Setup of job 101:
==> flow/design.v <==
`timescale 1 ns / 1 ps
module ame_sobel_filter #(
    parameter LINE_DATA_BITS = 7,
    parameter COMP_DATA_BITS = 8
) (
    input logic clk_i,
    input logic rst_n_i,
    input  logic comp_init_i,
    output logic comp_done_o,
    input logic [5:0] [LINE_DATA_BITS-1:0] line_data_i,
    output logic [3:0] [3:0] [COMP_DATA_BITS-1:0] comp_data_o
);
typedef enum logic [2:0] {
    IDLE   = 3'b000,
    COMP_1 = 3'b001,
    COMP_2 = 3'b010,
    COMP_3 = 3'b011,
    COMP_4 = 3'b100,
    COMP_5 = 3'b101,
    COMP_6 = 3'b110
} state_t;
state_t ctl_sta;
logic [5:0] [1:0] [COMP_DATA_BITS-1:0] line_data;
logic [3:0] [3:0] [COMP_DATA_BITS-1:0] comp_data;
typedef enum logic {
    DATA_1 = 1'b0,
    DATA_2 = 1'b1
} comp_data_t;
generate
    for (genvar i = 0; i < 6; i++) begin: comp_block
        assign line_data[i][DATA_1] = line_data_i[i];
        assign line_data[i][DATA_2] = line_data_i[i] << 1;
    end
endgenerate
logic comp_done;
assign comp_done_o = comp_done;
assign comp_data_o = comp_data;
always_ff @(posedge clk_i or negedge rst_n_i)
begin
    if (!rst_n_i) begin
        ctl_sta <= IDLE;
        comp_done <= 'b0;
        comp_data <= 'b0;
    end else begin
        case (ctl_sta)
            IDLE:
                ctl_sta <= comp_init_i ? COMP_1 : ctl_sta;
            COMP_1:
                ctl_sta <= COMP_2;
            COMP_2:
                ctl_sta <= COMP_3;
            COMP_3:
                ctl_sta <= COMP_4;
            COMP_4:
                ctl_sta <= COMP_5;
            COMP_5:
                ctl_sta <= COMP_6;
            COMP_6:
                ctl_sta <= comp_init_i ? COMP_1 : IDLE;
            default:
                ctl_sta <= IDLE;
        endcase
        comp_done <= (ctl_sta == COMP_6);
        case (ctl_sta)
            IDLE:
                comp_data <= 'b0;
            COMP_1: begin
                comp_data[0][0] <= - line_data[0][DATA_1] - line_data[1][DATA_2] - line_data[2][DATA_1];
                comp_data[1][0] <= - line_data[1][DATA_1] - line_data[2][DATA_2] - line_data[3][DATA_1];
                comp_data[2][0] <= - line_data[2][DATA_1] - line_data[3][DATA_2] - line_data[4][DATA_1];
                comp_data[3][0] <= - line_data[3][DATA_1] - line_data[4][DATA_2] - line_data[5][DATA_1];
            end
            COMP_2: begin
                comp_data[0][1] <= - line_data[0][DATA_1] - line_data[1][DATA_2] - line_data[2][DATA_1];
                comp_data[1][1] <= - line_data[1][DATA_1] - line_data[2][DATA_2] - line_data[3][DATA_1];
                comp_data[2][1] <= - line_data[2][DATA_1] - line_data[3][DATA_2] - line_data[4][DATA_1];
                comp_data[3][1] <= - line_data[3][DATA_1] - line_data[4][DATA_2] - line_data[5][DATA_1];
            end
            COMP_3: begin
                comp_data[0][0] <= comp_data[0][0] + line_data[0][DATA_1] + line_data[1][DATA_2] + line_data[2][DATA_1];
                comp_data[1][0] <= comp_data[1][0] + line_data[1][DATA_1] + line_data[2][DATA_2] + line_data[3][DATA_1];
                comp_data[2][0] <= comp_data[2][0] + line_data[2][DATA_1] + line_data[3][DATA_2] + line_data[4][DATA_1];
                comp_data[3][0] <= comp_data[3][0] + line_data[3][DATA_1] + line_data[4][DATA_2] + line_data[5][DATA_1];
                comp_data[0][2] <= - line_data[0][DATA_1] - line_data[1][DATA_2] - line_data[2][DATA_1];
                comp_data[1][2] <= - line_data[1][DATA_1] - line_data[2][DATA_2] - line_data[3][DATA_1];
                comp_data[2][2] <= - line_data[2][DATA_1] - line_data[3][DATA_2] - line_data[4][DATA_1];
                comp_data[3][2] <= - line_data[3][DATA_1] - line_data[4][DATA_2] - line_data[5][DATA_1];
            end
            COMP_4: begin
                comp_data[0][1] <= comp_data[0][1] + line_data[0][DATA_1] + line_data[1][DATA_2] + line_data[2][DATA_1];
                comp_data[1][1] <= comp_data[1][1] + line_data[1][DATA_1] + line_data[2][DATA_2] + line_data[3][DATA_1];
                comp_data[2][1] <= comp_data[2][1] + line_data[2][DATA_1] + line_data[3][DATA_2] + line_data[4][DATA_1];
                comp_data[3][1] <= comp_data[3][1] + line_data[3][DATA_1] + line_data[4][DATA_2] + line_data[5][DATA_1];
                comp_data[0][3] <= - line_data[0][DATA_1] - line_data[1][DATA_2] - line_data[2][DATA_1];
                comp_data[1][3] <= - line_data[1][DATA_1] - line_data[2][DATA_2] - line_data[3][DATA_1];
                comp_data[2][3] <= - line_data[2][DATA_1] - line_data[3][DATA_2] - line_data[4][DATA_1];
                comp_data[3][3] <= - line_data[3][DATA_1] - line_data[4][DATA_2] - line_data[5][DATA_1];
            end
            COMP_5: begin
                comp_data[0][2] <= comp_data[0][2] + line_data[0][DATA_1] + line_data[1][DATA_2] + line_data[2][DATA_1];
                comp_data[1][2] <= comp_data[1][2] + line_data[1][DATA_1] + line_data[2][DATA_2] + line_data[3][DATA_1];
                comp_data[2][2] <= comp_data[2][2] + line_data[2][DATA_1] + line_data[3][DATA_2] + line_data[4][DATA_1];
                comp_data[3][2] <= comp_data[3][2] + line_data[3][DATA_1] + line_data[4][DATA_2] + line_data[5][DATA_1];
            end
            COMP_6: begin
                comp_data[0][3] <= comp_data[0][3] + line_data[0][DATA_1] + line_data[1][DATA_2] + line_data[2][DATA_1];
                comp_data[1][3] <= comp_data[1][3] + line_data[1][DATA_1] + line_data[2][DATA_2] + line_data[3][DATA_1];
                comp_data[2][3] <= comp_data[2][3] + line_data[2][DATA_1] + line_data[3][DATA_2] + line_data[4][DATA_1];
                comp_data[3][3] <= comp_data[3][3] + line_data[3][DATA_1] + line_data[4][DATA_2] + line_data[5][DATA_1];
            end
            default:
                comp_data <= 'b0;
        endcase
    end
end
endmodule
==> flow/config.mk <==
export PLATFORM = sky130hd
export DESIGN_NAME = ame_sobel_filter
export DESIGN_NICKNAME = ame_sobel_filter
export VERILOG_FILES = /design/flow/design.v
export SDC_FILE = /design/flow/constraint.sdc
export NUM_CORES = 4
export LEC_CHECK = 0
export CAP_MARGIN = 20
export CORE_MARGIN = 2
export CORE_UTILIZATION = 70
export CTS_CLUSTER_SIZE = 37
export SLEW_MARGIN = 20
==> flow/constraint.sdc <==
create_clock -name core_clock -period 3.07 [get_ports {clk_i}]
set_input_delay 0.6140 -clock core_clock [delete_from_list [all_inputs] [get_ports {clk_i}]]
set_output_delay 0.6140 -clock core_clock [all_outputs]
set_load 0.01 [all_outputs]
run.sh (not shown) runs the stock make flow with config.mk's settings and CLKGATE_MAP_FILE=.
Job 101 got as far as global routing, where a tool error ended the run.
What job 102 does differently from job 101 at the input level:
Settings: CORE_UTILIZATION: 70 -> 65; CTS_CLUSTER_SIZE: 37 -> unset; the clock period (ns, I/O delays scaled along): 3.07 -> 3.87.
Results
Job 102 finished every step from synthesis to the final layout, and the layout passed the timing, design-rule and antenna checks. Cell area after technology mapping came out exactly the same in job 101 and job 102. Cmp job 102 vs job 101: height of the die higher in job 102. Job 102 ends up with a post-placement cell area that is 2.8% lower than in job 101. On die width, the lower figure sits with job 101, not job 102. Number of top-level pins: job 102 vs job 101 — no meaningful difference. The run showing the greater post-place setup slack is job 102. In the reports for job 101 and job 102, the smaller number of placement rows belongs to job 101. In job 102 relative to job 101, area of the die had gone up by a little under 10%.
Inputs modified between job 102 and job 103:
Settings: CTS_CLUSTER_SIZE newly set to 41; CORE_UTILIZATION changed from 65 to 66; the clock period (ns, I/O delays scaled along) changed from 3.87 to 3.1.
==> results <==
Job 103 did not run to completion, as it errored out during global routing.
Summary of job 103 over job 102: number of buffers inserted by hold repair at cts shows no meaningful change; number of core rows shows a reduction of 1; placeable core area shows a reduction of 530 um^2.
Measured against each other, job 103 and job 102 differ in worst slack after detailed placement, the lower figure coming from job 103.
In job 103, the core utilization before placement came out 1.7 points above the value in job 102.
Job 103: placement-stage cell area 3.1% above job 102
Die size on job 103 is ahead of job 102.
### job 103 -> job 104
Settings: CORE_UTILIZATION changed from 66 to 70; SETUP_SLACK_MARGIN newly set to 1.01; CTS_CLUSTER_SIZE removed (was 41); the clock period (ns, I/O delays scaled along) changed from 3.1 to 3.46.
Results
As for a clean layout from job 103 and job 104, there is none. clock tree synthesis: job 104 exited with error. In job 104, post-DP HPWL is higher than in job 103. Going from job 103 to job 104, the post-detailed-placement cell area was found to have gone up by 4.6%. Job 104 -> job 103: xor/xnor share of the synthesized area delta 0, exact match.
[inputs] job 105 vs job 104
Settings: a deleted SETUP_SLACK_MARGIN that had been 1.01; a change of CORE_UTILIZATION from 70 to 66; an added CTS_CLUSTER_DIAMETER of 49; a change of the clock period (ns, I/O delays scaled along) from 3.46 to 3.67.
### Flow results
To summarise job 105: no stage aborted, but the layout did not pass its checks, failing on negative setup slack. Post-synthesis cell area: job 104 vs job 105 — no meaningful difference. Synthesized cell count: job 104 vs job 105 identical. [compare] base=job 104 new=job 105: share of the core filled by cells before placement down 3.3 points; die width up 4.3 um. Compared with job 104, height of the die in job 105 increased by a few percent. Between job 104 and job 105, the instance count after placement with tap cells included does not differ in any meaningful way. On core region area, job 105 does worse than job 104.

* * *

run 1:
Starts from the design.v that is shown in full above.
Settings: LEC_CHECK=0, ABC_AREA=1, CAP_MARGIN=20, CORE_ASPECT_RATIO=0.5, CORE_MARGIN=2, CORE_UTILIZATION=72, CTS_CLUSTER_DIAMETER=374, CTS_CLUSTER_SIZE=95, PLACE_DENSITY=0.35, SETUP_SLACK_MARGIN=0.46, SLEW_MARGIN=20, TNS_END_PERCENT=5; clock period 1.53 ns.
Run 1 did not finish; the tool stopped in clock tree synthesis (4_1_cts) with error DPL-0038.
Here is what was changed in the inputs of run 2 compared with run 1.
Settings: a deleted SETUP_SLACK_MARGIN that had been 0.46; a deleted PLACE_DENSITY that had been 0.35; a deleted CORE_ASPECT_RATIO that had been 0.5; a deleted TNS_END_PERCENT that had been 5; a deleted ABC_AREA that had been 1.
Notes after the runs:
- Status: run 2 FAILED at detailed placement (3_5_place_dp) (tool error)
- Run 2 vs run 1 — routability-driven placement congestion ratio dropped by a few percent
- Run 2 ended with less synthesized area than run 1.
- In run 2, the die width came out about 30% below the value in run 1.
- Going from run 1 to run 2, chip area in the Yosys report shrinks by about 9%.
- | number of nets in the synthesized netlist | lower: run 2 |
### run 2 -> run 3
Settings: removing CTS_CLUSTER_SIZE (formerly 95); changing CORE_UTILIZATION from 72 to 40; removing CTS_CLUSTER_DIAMETER (formerly 374); changing the clock period (ns, I/O delays scaled along) from 1.53 to 4.3.
[summary]
- Run 3 finished every stage and its layout cleared the timing, design-rule and antenna checks.
- Lower row count goes to run 2 over run 3.
- Run 3 against run 2; vertical die size is up by more than a quarter.
- Run 3 against run 2; placer congestion estimate is down by a few percent.
Inputs modified between run 3 and run 4:
Settings: CORE_UTILIZATION: 40 -> 66; CTS_CLUSTER_SIZE: unset -> 41; the clock period (ns, I/O delays scaled along): 4.3 -> 3.08.
Seen in the log of run 4: GRT-0232 during global routing (5_1_grt), after which the run never completed. Reported for run 3 and run 4, synthesized-area fraction occupied by xor and xnor cells turned out identical to the last digit. Sequential element share of the synthesized area came out exactly the same in run 3 and run 4. The die of run 4 is smaller than the one used in run 3.
